==> job 1523 <==
==> flow/design.v (excerpt) <==
module SuperBallPickupMasterRotaryChampionDeluxe5(
	input LeftA,
	input LeftB,
	input RightA,
	input RightB,
	input LeftA2,
	input LeftB2,
	input RightA2,
	input RightB2,
	input wire clk,			 
	input wire reset,			 
	output wire [6:0] seg,	 
	output wire [3:0] an,	 
	output wire dp,			 
	output wire [2:0] red,	 
	output wire [2:0] green, 
	output wire [1:0] blue,	 
	output wire hsync,		 
	output wire vsync,			 
	output resetOut
	);
Settings: LEC_CHECK=0, ABC_AREA=1, CAP_MARGIN=20, CORE_MARGIN=2, CORE_UTILIZATION=72, MAX_ROUTING_LAYER=met4, SETUP_SLACK_MARGIN=0.5, SLEW_MARGIN=20; clock period 5.7 ns.
run.sh (not shown) runs the stock make flow with config.mk's settings and CLKGATE_MAP_FILE=.
==> job 3142: changes against job 1523 <==
--- a/flow/config.mk
+++ b/flow/config.mk
@@ -8,7 +8,5 @@
 export ABC_AREA = 1
 export CAP_MARGIN = 20
 export CORE_MARGIN = 2
-export CORE_UTILIZATION = 72
-export MAX_ROUTING_LAYER = met4
-export SETUP_SLACK_MARGIN = 0.5
+export CORE_UTILIZATION = 58
 export SLEW_MARGIN = 20
==> flow/constraint.sdc (replaced) <==
create_clock -name core_clock -period 6.52 [get_ports {clk}]
set_input_delay 1.3040 -clock core_clock [delete_from_list [all_inputs] [get_ports {clk}]]
set_output_delay 1.3040 -clock core_clock [all_outputs]
set_load 0.01 [all_outputs]
==> job 7908: changes against job 1523 <==
--- a/flow/config.mk
+++ b/flow/config.mk
@@ -5,10 +5,7 @@
 export SDC_FILE = /design/flow/constraint.sdc
 export NUM_CORES = 4
 export LEC_CHECK = 0
-export ABC_AREA = 1
 export CAP_MARGIN = 20
 export CORE_MARGIN = 2
-export CORE_UTILIZATION = 72
-export MAX_ROUTING_LAYER = met4
-export SETUP_SLACK_MARGIN = 0.5
+export CORE_UTILIZATION = 40
 export SLEW_MARGIN = 20
==> flow/constraint.sdc (replaced) <==
create_clock -name core_clock -period 20.0 [get_ports {clk}]
set_input_delay 4.0000 -clock core_clock [delete_from_list [all_inputs] [get_ports {clk}]]
set_output_delay 4.0000 -clock core_clock [all_outputs]
set_load 0.01 [all_outputs]
==> job 4461: changes against job 1523 <==
--- a/flow/config.mk
+++ b/flow/config.mk
@@ -9,6 +9,4 @@
 export CAP_MARGIN = 20
 export CORE_MARGIN = 2
 export CORE_UTILIZATION = 72
-export MAX_ROUTING_LAYER = met4
-export SETUP_SLACK_MARGIN = 0.5
 export SLEW_MARGIN = 20
==> flow/constraint.sdc (replaced) <==
create_clock -name core_clock -period 10.4 [get_ports {clk}]
set_input_delay 2.0800 -clock core_clock [delete_from_list [all_inputs] [get_ports {clk}]]
set_output_delay 2.0800 -clock core_clock [all_outputs]
set_load 0.01 [all_outputs]
==> impl_metrics.sql <==
-- generated from flow reports
INSERT INTO impl_metrics (metric_group, metric, value, unit) VALUES
('final_timing', 'worst_hold_check_slack', '0.437', 'ns'),
('clock_tree', 'path_clk_slew', '0.06', 'ns'),
('status', 'run_status', 'timing/DRC/antenna clean', ''),
('synth', 'xor_share', '0.0666', ''),
('final_timing', 'fin_worst_skew', '0.0260', 'ns'),
('cells_and_area', 'area_share_clock_buf_inv', '0.0482', '');
# the run above: job 3142

==> impl_metrics.sql <==
-- generated from flow reports
INSERT INTO impl_metrics (metric_group, metric, value, unit) VALUES
('status', 'run_status', 'timing/DRC/antenna clean', ''),
('synth', 'synth_compound_gate_area_share', '0.117', ''),
('cells_and_area', 'inv_count', '181', ''),
('clock_tree', 'path_clk_slew', '0.06', 'ns'),
('power', 'power.largest_group', 'sequential cells', ''),
('cells_and_area', 'area_share_clock_buf_inv', '0.0549', ''),
('synth', 'xor_share', '0.126', ''),
('final_timing', 'fin_worst_skew', '0.0236', 'ns');
# the run above: job 7908

==> impl_metrics.sql <==
-- generated from flow reports
INSERT INTO impl_metrics (metric_group, metric, value, unit) VALUES
('clock_tree', 'path_clk_slew', '0.06', 'ns'),
('final_timing', 'fin_worst_skew', '0.0129', 'ns'),
('final_timing', 'worst_hold_check_slack', '0.440', 'ns'),
('cells_and_area', 'area_share_clock_buf_inv', '0.0502', ''),
('final_timing', 'grt_setup_unrepaired', 'yes', ''),
('synth', 'xor_share', '0.0666', ''),
('hold_path', 'worst_hold_path.num_cells', '1', ''),
('grt', 'grt_pass1_wl', '120000', 'µm'),
('status', 'run_status', 'timing/DRC/antenna clean', '');
# the run above: job 1523

==> impl_metrics.sql <==
-- generated from flow reports
INSERT INTO impl_metrics (metric_group, metric, value, unit) VALUES
('status', 'run_status', 'timing/DRC/antenna clean', ''),
('power', 'peakVddDrop', '0.194', 'mV'),
('clock_tree', 'path_clk_slew', '0.07', 'ns'),
('final_timing', 'worst_hold_check_slack', '0.435', 'ns'),
('grt', 'number_of_antenna_violations_at_the_first_check_in_global_routing', '0', ''),
('synth', 'xor_share', '0.0666', ''),
('cells_and_area', 'area_share_clock_buf_inv', '0.0458', '');
# the run above: job 4461


---

==> build 14 <==
==> flow/design.v <==
`timescale 1ns / 1ps
module Contador_Comparador(
	input	clk, rst,
	input enable,
	output reg iguales	
	);
reg [25:0] CuentaCada20ns;
always @ (posedge rst or posedge clk) 
	begin
	  if (rst) CuentaCada20ns <= 0;  
	  else if (iguales) CuentaCada20ns <= 0;
			else if (enable) CuentaCada20ns <= CuentaCada20ns +1;
			else CuentaCada20ns <= CuentaCada20ns;
	end
always @(CuentaCada20ns)
	begin
		if (CuentaCada20ns == 5_000) 
			iguales = 'b1; 
		else iguales = 0;
end
endmodule
`timescale 1ns / 1ps
module Debouncer(
    input Clock,
    input Reset,
    input Switch,
    output reg One_Shot,
	 output reg Sw_Clean
    );
	 parameter [2:0] Ini  = 'b000;
	 parameter [2:0] Shot = 'b001;
	 parameter [2:0] Off1 = 'b011;
	 parameter [2:0] Sw_1 = 'b010;
	 parameter [2:0] Off2 = 'b110;
	 wire Delay_End;
	 reg [2:0] Status;
	 always @ (posedge Reset, posedge Clock)
		begin
			if (Reset)
				Status <= Ini;
			else
				case (Status)
					Ini: if (Switch)
						Status <= Shot;
					else
						Status <= Ini; 
					Shot: Status <= Off1;
					Off1: if (Delay_End)
						Status <= Sw_1;
					else
						Status <= Off1;
					Sw_1: if (~Switch)
						Status <= Off2;
					else
						Status <= Sw_1;
					Off2: if (Delay_End)
						Status <= Ini;
					else
						Status <= Off2;
					default: Status <= Ini;
				endcase
		end
	always @ (Status)
		begin
			case (Status)
				Ini:  begin One_Shot = 'b0; Sw_Clean = 'b0; end
				Shot: begin One_Shot = 'b1; Sw_Clean = 'b0; end
				Off1: begin One_Shot = 'b0; Sw_Clean = 'b1; end
				Sw_1: begin One_Shot = 'b0; Sw_Clean = 'b0; end
				Off2: begin One_Shot = 'b0; Sw_Clean = 'b1; end
				default: begin One_Shot = 'b0; Sw_Clean = 'b0; end
			endcase
		end
	Contador_Comparador CC(.clk(Clock), .rst(Reset), .enable(Switch), .iguales(Delay_End));
endmodule
`timescale 1ns / 1ps
module MaquinaEstados(
	input A,
	input B,
	input clk,
	input reset,
	output reg inc,
	output reg dec
);
parameter espera = 'b0000;
parameter a_0    = 'b0001; 
parameter a_1    = 'b0010; 
parameter b_0    = 'b0011; 
parameter b_1    = 'b0100; 
reg [2:0] estado;
always @ (posedge clk, posedge reset)
begin
	if(reset)
		estado <= 0;
	else
	begin
		case(estado)
		espera:
		begin
			if(A == 1 && B == 0) estado <= a_0;
			else if(B == 1 && A == 0) estado <= b_0;
		end
		a_0:
		begin
			if(B)	estado <= a_1;
		end
		b_0:
		begin
			if(A) estado <= b_1;
		end
		a_1:
		begin
			estado <= espera;
		end
		b_1:
		begin
			estado <= espera;
		end
		default:	estado <= espera;
		endcase
	end
end
always @ (estado)
begin
	case(estado)
	espera:
	begin
		inc = 0;
		dec = 0;
	end
	a_0:
	begin
		inc = 0;
		dec = 0;
	end
	b_0:
	begin
		inc = 0;
		dec = 0;
	end
	a_1:
	begin
		inc = 1;
		dec = 0;
	end
	b_1:
	begin
		inc = 0;
		dec = 1;
	end
	default:
	begin
		inc = 0;
		dec = 0;
	end
	endcase
end
endmodule
`timescale 1ns / 1ps
module SumadorRotary #(parameter [11:0] resetValue = 12'd0)(
	input clk,
	input reset,
	input inc,
	input dec,
	output reg [15:0] result
    );
parameter increase = 15;
	always @ (posedge reset or posedge clk)
		begin
		if(reset) result <= resetValue;
		else if(inc)
		begin
			result <= result+increase;
		end
		else if(dec)
		begin
				result <= result-increase;
		end
		end
endmodule
`timescale 1ns / 1ps
module RotaryEncoders #(parameter [11:0] resetValue = 12'd0)(
	input clk,
	input reset,
	input LeftA,
	input LeftB,
	input RightA,
	input RightB,
	output [15:0] result,
	output [15:0] result2,
	output moved		 
    );
	 wire LeftA_shot;
	 wire LeftB_shot;
	 wire RightA_shot;
	 wire RightB_shot;
	 wire increase;
	 wire decrease;
	 wire [15:0] res;
	 wire increase2;
	 wire decrease2;
	 wire [15:0] res2;
	 Debouncer deb1(.Clock(clk), .Reset(reset), .Switch(LeftA), .Sw_Clean(LeftA_shot));
	 Debouncer deb2(.Clock(clk), .Reset(reset), .Switch(LeftB), .Sw_Clean(LeftB_shot));
	 MaquinaEstados maquina1(.A(LeftA_shot), .B(LeftB_shot), .clk(clk), .reset(reset), .inc(increase), .dec(decrease));
	 SumadorRotary #(resetValue) sumador(.clk(clk), .reset(reset), .inc(increase), .dec(decrease), .result(res));
	 Debouncer deb4(.Clock(clk), .Reset(reset), .Switch(RightA), .Sw_Clean(RightA_shot));
	 Debouncer deb3(.Clock(clk), .Reset(reset), .Switch(RightB), .Sw_Clean(RightB_shot));
	 MaquinaEstados maquina2(.A(RightA_shot), .B(RightB_shot), .clk(clk), .reset(reset), .inc(increase2), .dec(decrease2));
	 SumadorRotary #(resetValue) sumador2(.clk(clk), .reset(reset), .inc(increase2), .dec(decrease2), .result(res2));
	 assign result = res;
	 assign result2 = res2;
	 assign moved = increase | decrease | increase2 | decrease2;
endmodule
`timescale 1ns / 1ps
module clockdiv(
	input wire clk,		 
	input wire clr,		 
	output wire dclk,		 
	output wire segclk	 
	);
reg [16:0] q;
always @(posedge clk or posedge clr)
begin
	if (clr == 1)
		q <= 0;
	else
		q <= q + 1;
end
assign segclk = q[16];
assign dclk = q[0];
endmodule
`timescale 1ns / 1ps
module vga640x480(
	input wire clk,			      
	input wire pix_en,		      
	input wire moved,		      
	input wire clr,	           
	input [15:0] posx,
	input [15:0] posy,
	input [15:0] posx2,
	input [15:0] posy2,
	output wire hsync,		  
	output wire vsync,		 
	output reg[2:0] red,	      
	output reg[2:0] green,    
	output reg[1:0] blue,	    
	output [3:0] score1,
	output [3:0] score2
	);
parameter cursor_width  = 20;
parameter cursor_height = 20;
parameter ball_size = 10;
reg [15:0] ball_x;
reg [15:0] ball_y;
localparam [6:0] cursor_size_player1 = 20;
localparam [6:0] cursor_size_player2 = 20;
reg [3:0] player1_score;
reg [3:0] player2_score;
reg [7:0] player1_color;
reg [7:0] player2_color;
parameter hpixels  = 800;        
parameter vlines   = 521;       
parameter hpulse   = 96; 	    
parameter vpulse   = 2; 	   
parameter hbp      = 144; 	  
parameter hfp      = 784; 	 
parameter vbp      = 31;   
parameter vfp      = 511; 
reg [9:0] hc;
reg [9:0] vc;
always @(posedge clk or posedge clr)
begin
	if (clr == 1)
	begin
		hc <= 0;
		vc <= 0;
	end
	else if (pix_en)
	begin
		if (hc < hpixels - 1)
			hc <= hc + 1;
		else
		begin
			hc <= 0;
			if (vc < vlines - 1)
				vc <= vc + 1;
			else
				vc <= 0;
		end
	end
end
assign hsync = (hc < hpulse) ? 0:1;
assign vsync = (vc < vpulse) ? 0:1;
reg printH_player1;
reg printV_player1;
reg printH_ball;
reg printV_ball;
reg printH_player2;
reg printV_player2;
always @*
begin
	printV_player1 = (vc > vbp + posy && vc < vbp + posy + cursor_size_player1);
	printV_player2 = (vc > vbp + posy2 && vc < vbp + posy2 + cursor_size_player2);
	printV_ball    = (vc > vbp + ball_y && vc < vbp + ball_y + ball_size);
end
always @*
begin
	printH_player1 = (hc > hbp + posx && hc < hbp + posx + cursor_size_player1);
	printH_player2 = (hc > hbp + posx2 && hc < hbp + posx2 + cursor_size_player2);
	printH_ball    = (hc > hbp + ball_x && hc < hbp + ball_x + ball_size);
end
always @ (printH_player1, printV_player1, printH_player2, printV_player2, printH_ball, printV_ball, player1_color, player2_color)
begin
	if(printH_player1 && printV_player1 && printH_ball && printV_ball && printH_player2 && printV_player2)
	begin
		red = 3'b101;
		green = 3'b110;
		blue = 2'b01;
	end
	else if(printH_player1 && printV_player1)
	begin
		red = player1_color[7:5];
		green = player1_color[4:2];
		blue = player1_color[1:0];
	end
	else if(printH_player2 && printV_player2)
	begin
		red = player2_color[7:5];
		green = player2_color[4:2];
		blue = player2_color[1:0];
	end
	else if(printH_ball && printV_ball)
	begin
		red = 3'b001;
		green = 3'b111;
		blue = 2'b01;
	end
	else
	begin
		red = 3'b000;
		green = 3'b000;
		blue = 2'b00;
	end
end
reg [8:0] random;
always @(posedge clk or posedge clr)
begin
	if (clr == 1)
		random <= 0;
	else if (pix_en)
	begin
		if (random == 400)
			random <= 0;
		else
			random <= random + 1'b1;
	end
end
reg moved_q;
always @(posedge clk or posedge clr)
begin
	if (clr == 1)
	begin
		moved_q <= 0;
		ball_x <= 300;
		ball_y <= 300;
		player1_score <= 0;
		player2_score <= 0;
		player1_color <= 8'b11100110;
		player2_color <= 8'b00101011;
	end
	else
	begin
		moved_q <= moved;
		if (moved_q)
		begin
			if((ball_x >= posx && ball_x <= posx + cursor_size_player1) && (ball_y >= posy && ball_y <= posy + cursor_size_player1))
			begin
				ball_x <= random[8:0] ;
				ball_y <= random[8:0] ;
				player1_score <= player1_score + 1;
				player1_color <= player1_color+1;
			end
			else if((ball_x >= posx2 && ball_x <= posx2 + cursor_size_player2) && (ball_y >= posy2 && ball_y <= posy2 + cursor_size_player2))
			begin
				ball_x <= random[8:0] ;
				ball_y <= random[8:0] ;
				player2_score <= player2_score + 1;
				player2_color <= player2_color+1;
			end
		end
	end
end
assign score1 = player1_score;
assign score2 = player2_score;
endmodule
`timescale 1ns / 1ps
module nCounter #(parameter integer limit=2, parameter busSize = 4)(
    input clk, enable, rst,
    output reg [busSize-1:0] count,
	 output reg overflow
    );
	 always @ (posedge rst, posedge clk)
	 begin
		if(rst)
		begin
			count<='b0;
			overflow <= 0;
		end
		else
		begin
		overflow <= 0;
		if(count == limit)  
			begin
				count<='b0;
				overflow <= 1;
			end
		else if(enable)
			count<=count+'b1;
		end
	 end
endmodule
`timescale 1ns / 1ps
module Timer #(parameter busSize = 26, parameter binTime = 50_000_000)(
    input clk, enable, rst,
    output reg toggle
    );
	 reg [busSize-1:0] localCount;
	 reg [busSize-1:0] limit;
	always @ (posedge rst, posedge clk) 
	begin
		if (rst) begin localCount <= 0; limit <= binTime; end
		else if (toggle) localCount <= 0;
		else if (enable) localCount <= localCount +1;
	end
	always @ (limit, localCount) 
	begin
		if (localCount == limit) toggle = 'b1; 
		else toggle = 'b0;
	end
endmodule
`timescale 1ns / 1ps
module Mux4_4(
    input [3:0] numA,
	 input [3:0] numB,
	 input [3:0] numC,
	 input [3:0] numD,
    input [1:0] sw,
    output [3:0] out
    );
	 assign out = (sw[0] == 1) ? (sw[1] == 1 ? numD : numB) : (sw[1] == 1 ? numC : numA);
endmodule
`timescale 1ns / 1ps
module bin_to_hex(
    input w,
    input x,
    input y,
    input z,
    output [6:0] num
    );
		assign num[6]= (~w&~x&~y&z)| (~w&x&~y&~z)| (w&x&~y&z)| (w&~x&y&z);
		assign num[5]= (w&x&y&z)| (w&x&y&~z)| (w&x&~y&~z)| (w&~x&y&z)|(~w&x&y&~z)|(~w&x&~y&z);
		assign num[4]= (~w&~x&y&~z)| (w&x&~y&~z)| (w&x&y);
		assign num[3]= (x&y&z)| (~x&~y&z)| (w&~x&y&~z)| (~w&x&~y&~z);
		assign num[2]= (~w&z)| (~x&~y&z)| (~w&x&~y);
		assign num[1] = (~w&~x&~y&z)| (~w&~x&y&z)| (~w&~x&y&~z)| (~w&x&y&z)| (w&x&~y&z);
		assign num[0]= (~w&~x&~y)| (~w&x&y&z)| (w&x&~y&~z);
endmodule
`timescale 1ns / 1ps
module Display(
	 input clk,
	 input rst,
	 input [3:0]A, 
	 input [3:0]B, 
	 input [3:0]C, 
	 input [3:0]D,
    output [6:0] numOut,
    output [3:0] transistor
    );
	 wire tggl;
	 wire [1:0] switcher;
	 wire [3:0] currentNumber;
	 Timer #(22, 250_000) dispTimer(.clk(clk), .enable(1'b1), .rst(rst), .toggle(tggl));  
	 nCounter #(4, 2) switch(.clk(clk),.count(switcher), .enable(tggl), .rst(rst), .overflow());  
	 Mux4_4 numbers(.sw(switcher), .numA(D), .numB(C), .numC(B), .numD(A), .out(currentNumber));
	 Mux4_4 oneCold(.sw(switcher), .numA(4'b0111), .numB(4'b1011), .numC(4'b1101), .numD(4'b1110), .out(transistor));
	 bin_to_hex converter(.w(currentNumber[3]),.x(currentNumber[2]),.y(currentNumber[1]),.z(currentNumber[0]), .num(numOut));	 
endmodule
`timescale 1ns / 1ps
module SuperBallPickupMasterRotaryChampionDeluxe5(
	input LeftA,
	input LeftB,
	input RightA,
	input RightB,
	input LeftA2,
	input LeftB2,
	input RightA2,
	input RightB2,
	input wire clk,			 
	input wire reset,			 
	output wire [6:0] seg,	 
	output wire [3:0] an,	 
	output wire dp,			 
	output wire [2:0] red,	 
	output wire [2:0] green, 
	output wire [1:0] blue,	 
	output wire hsync,		 
	output wire vsync,			 
	output resetOut
	);
wire segclk;
wire dclk;
assign dp = 1;
wire [15:0] posx;
wire [15:0] posy;
wire [15:0] posx2;
wire [15:0] posy2;
wire moved1;
wire moved2;
RotaryEncoders #(12'd100) rot(.clk(clk),.reset(reset), .LeftA(LeftA),.LeftB(LeftB),.RightA(RightA),.RightB(RightB),.result(posx),.result2(posy),.moved(moved1));
RotaryEncoders #(12'd400) rot2(.clk(clk),.reset(reset), .LeftA(LeftA2),.LeftB(LeftB2),.RightA(RightA2),.RightB(RightB2),.result(posx2),.result2(posy2),.moved(moved2));
clockdiv U1(.clk(clk),.clr(reset),.segclk(segclk),.dclk(dclk));
wire [3:0] score1;
wire [3:0] score2;
vga640x480 U3(.clk(clk),.pix_en(~dclk),.moved(moved1 | moved2),.clr(reset),.hsync(hsync),.vsync(vsync), .posx(posx), .posy(posy),  .posx2(posx2), .posy2(posy2), .red(red),.green(green),.blue(blue),.score1(score1),.score2(score2));
Display outputDisp(.clk(clk),.rst(reset),.A(4'b0001),.B(score1),.C(4'b0010),.D(score2),.numOut(seg),.transistor(an));
assign resetOut = reset;
endmodule
==> flow/run.sh <==
#!/bin/bash
# the make line also repeats each setting of config.mk as NAME=value (left out here)
make -C /OpenROAD-flow-scripts/flow DESIGN_CONFIG=/design/flow/config.mk WORK_HOME=/design/flow/orfs CLKGATE_MAP_FILE= finish
==> flow/config.mk <==
export PLATFORM = sky130hd
export DESIGN_NAME = SuperBallPickupMasterRotaryChampionDeluxe5
export DESIGN_NICKNAME = SuperBallPickupMasterRotaryChampionDeluxe5
export VERILOG_FILES = /design/flow/design.v
export SDC_FILE = /design/flow/constraint.sdc
export NUM_CORES = 4
export LEC_CHECK = 0
export ABC_AREA = 1
export CAP_MARGIN = 20
export CELL_PAD_IN_SITES_GLOBAL_PLACEMENT = 3
export CORE_ASPECT_RATIO = 1.35
export CORE_MARGIN = 5
export CORE_UTILIZATION = 27
export HOLD_SLACK_MARGIN = 0.09
export MIN_ROUTING_LAYER = met2
export PLACE_DENSITY_LB_ADDON = 0.12
export SETUP_SLACK_MARGIN = -0.6
export SLEW_MARGIN = 20
==> flow/constraint.sdc <==
create_clock -name core_clock -period 12.7 [get_ports {clk}]
set_input_delay 2.5400 -clock core_clock [delete_from_list [all_inputs] [get_ports {clk}]]
set_output_delay 2.5400 -clock core_clock [all_outputs]
set_load 0.01 [all_outputs]
==> inputs of build 5, as changes to build 14 <==
- CELL_PAD_IN_SITES_GLOBAL_PLACEMENT: 3 -> not set
- CORE_ASPECT_RATIO: 1.35 -> not set
- CORE_MARGIN: 5 -> 2
- CORE_UTILIZATION: 27 -> 72
- CTS_CLUSTER_DIAMETER: not set -> 376
- CTS_CLUSTER_SIZE: not set -> 10
- HOLD_SLACK_MARGIN: 0.09 -> not set
- MIN_ROUTING_LAYER: met2 -> not set
- SETUP_SLACK_MARGIN: -0.6 -> 1.65
==> flow/constraint.sdc (replaced) <==
create_clock -name core_clock -period 5.63 [get_ports {clk}]
set_input_delay 1.1260 -clock core_clock [delete_from_list [all_inputs] [get_ports {clk}]]
set_output_delay 1.1260 -clock core_clock [all_outputs]
set_load 0.01 [all_outputs]
==> inputs of build 74, as changes to build 14 <==
- CELL_PAD_IN_SITES_GLOBAL_PLACEMENT: 3 -> not set
- CORE_ASPECT_RATIO: 1.35 -> not set
- CORE_MARGIN: 5 -> 2
- CORE_UTILIZATION: 27 -> 70
- HOLD_SLACK_MARGIN: 0.09 -> not set
- MAX_ROUTING_LAYER: not set -> met4
- MIN_ROUTING_LAYER: met2 -> not set
- PLACE_DENSITY_LB_ADDON: 0.12 -> not set
- SETUP_SLACK_MARGIN: -0.6 -> 1.69
==> flow/constraint.sdc (replaced) <==
create_clock -name core_clock -period 6.52 [get_ports {clk}]
set_input_delay 1.3040 -clock core_clock [delete_from_list [all_inputs] [get_ports {clk}]]
set_output_delay 1.3040 -clock core_clock [all_outputs]
set_load 0.01 [all_outputs]
==> inputs of trial 70, as changes to build 14 <==
- ABC_AREA: 1 -> not set
- CELL_PAD_IN_SITES_GLOBAL_PLACEMENT: 3 -> not set
- CORE_ASPECT_RATIO: 1.35 -> not set
- CORE_MARGIN: 5 -> 2
- CORE_UTILIZATION: 27 -> 40
- HOLD_SLACK_MARGIN: 0.09 -> not set
- MIN_ROUTING_LAYER: met2 -> not set
- PLACE_DENSITY_LB_ADDON: 0.12 -> not set
- SETUP_SLACK_MARGIN: -0.6 -> 0.77
==> flow/constraint.sdc (replaced) <==
create_clock -name core_clock -period 10.1 [get_ports {clk}]
set_input_delay 2.0200 -clock core_clock [delete_from_list [all_inputs] [get_ports {clk}]]
set_output_delay 2.0200 -clock core_clock [all_outputs]
set_load 0.01 [all_outputs]
==> summary of the runs <==
In sequential cell count, build 14 and build 5 do not differ. Design area: build 14 > build 74 > build 5 > trial 70. Between build 5 and build 14, the lower wire length is in build 5 (gap 23%, measured against build 14). Die area: build 14 > trial 70 > build 74 > build 5. Against trial 70, the sequential power of build 74 is higher by 55%. In synthesized cell count, build 74 and build 14 do not differ. In build 14 the clock-buffer cell count is higher than in trial 70, by 11.
==> figures <==
quantity                                                            build 74                  build 14                  trial 70                   build 5
Status                                              timing/DRC/antenna clean  timing/DRC/antenna clean  timing/DRC/antenna clean  timing/DRC/antenna clean
Met2 track utilization from global routing                             0.509                     0.297                     0.281                     0.541
Core region area                                                 43900 sq um              114000 sq um               70400 sq um               42100 sq um
Data arrival time of the critical path                               4.04 ns                   5.04 ns                   5.78 ns                   4.03 ns
Non-filler cells, final                                                 4880                      5798                      4092                      4837
Post-synthesis xor/xnor area fraction                                 0.0666                    0.0666                     0.126                    0.0666
Compound-cell area share of the yosys netlist                          0.105                     0.105                     0.117                     0.105
Multi-input gate share of the layout cell area                         0.527                     0.508                     0.538                     0.531
Per-cell routed wire length                                     14.7 microns              16.3 microns              15.4 microns              15.1 microns
Setup slack of the worst register-to-register path                   2.63 ns                   8.66 ns                   5.91 ns                   1.98 ns
Diode insertion count for antenna repair                                   0                         1                         0                         0
Clock skew                                                         0.0190 ns                 0.0236 ns                 0.0259 ns                 0.0214 ns
Highest layer used for signal routing                                   met4                      met5                      met4                      met4
Sum of routed wire length over all layers                      71700 microns             94600 microns             63200 microns             72900 microns
Sequential Power                                                     3.01 mW                   1.55 mW                   1.94 mW                   3.49 mW
Cell with the most instances after synthesis        sky130_fd_sc_hd__nand2_1  sky130_fd_sc_hd__nand2_1  sky130_fd_sc_hd__dfrtp_1  sky130_fd_sc_hd__nand2_1
Power figures rest on the tool's default switching activity, not on a simulated workload.
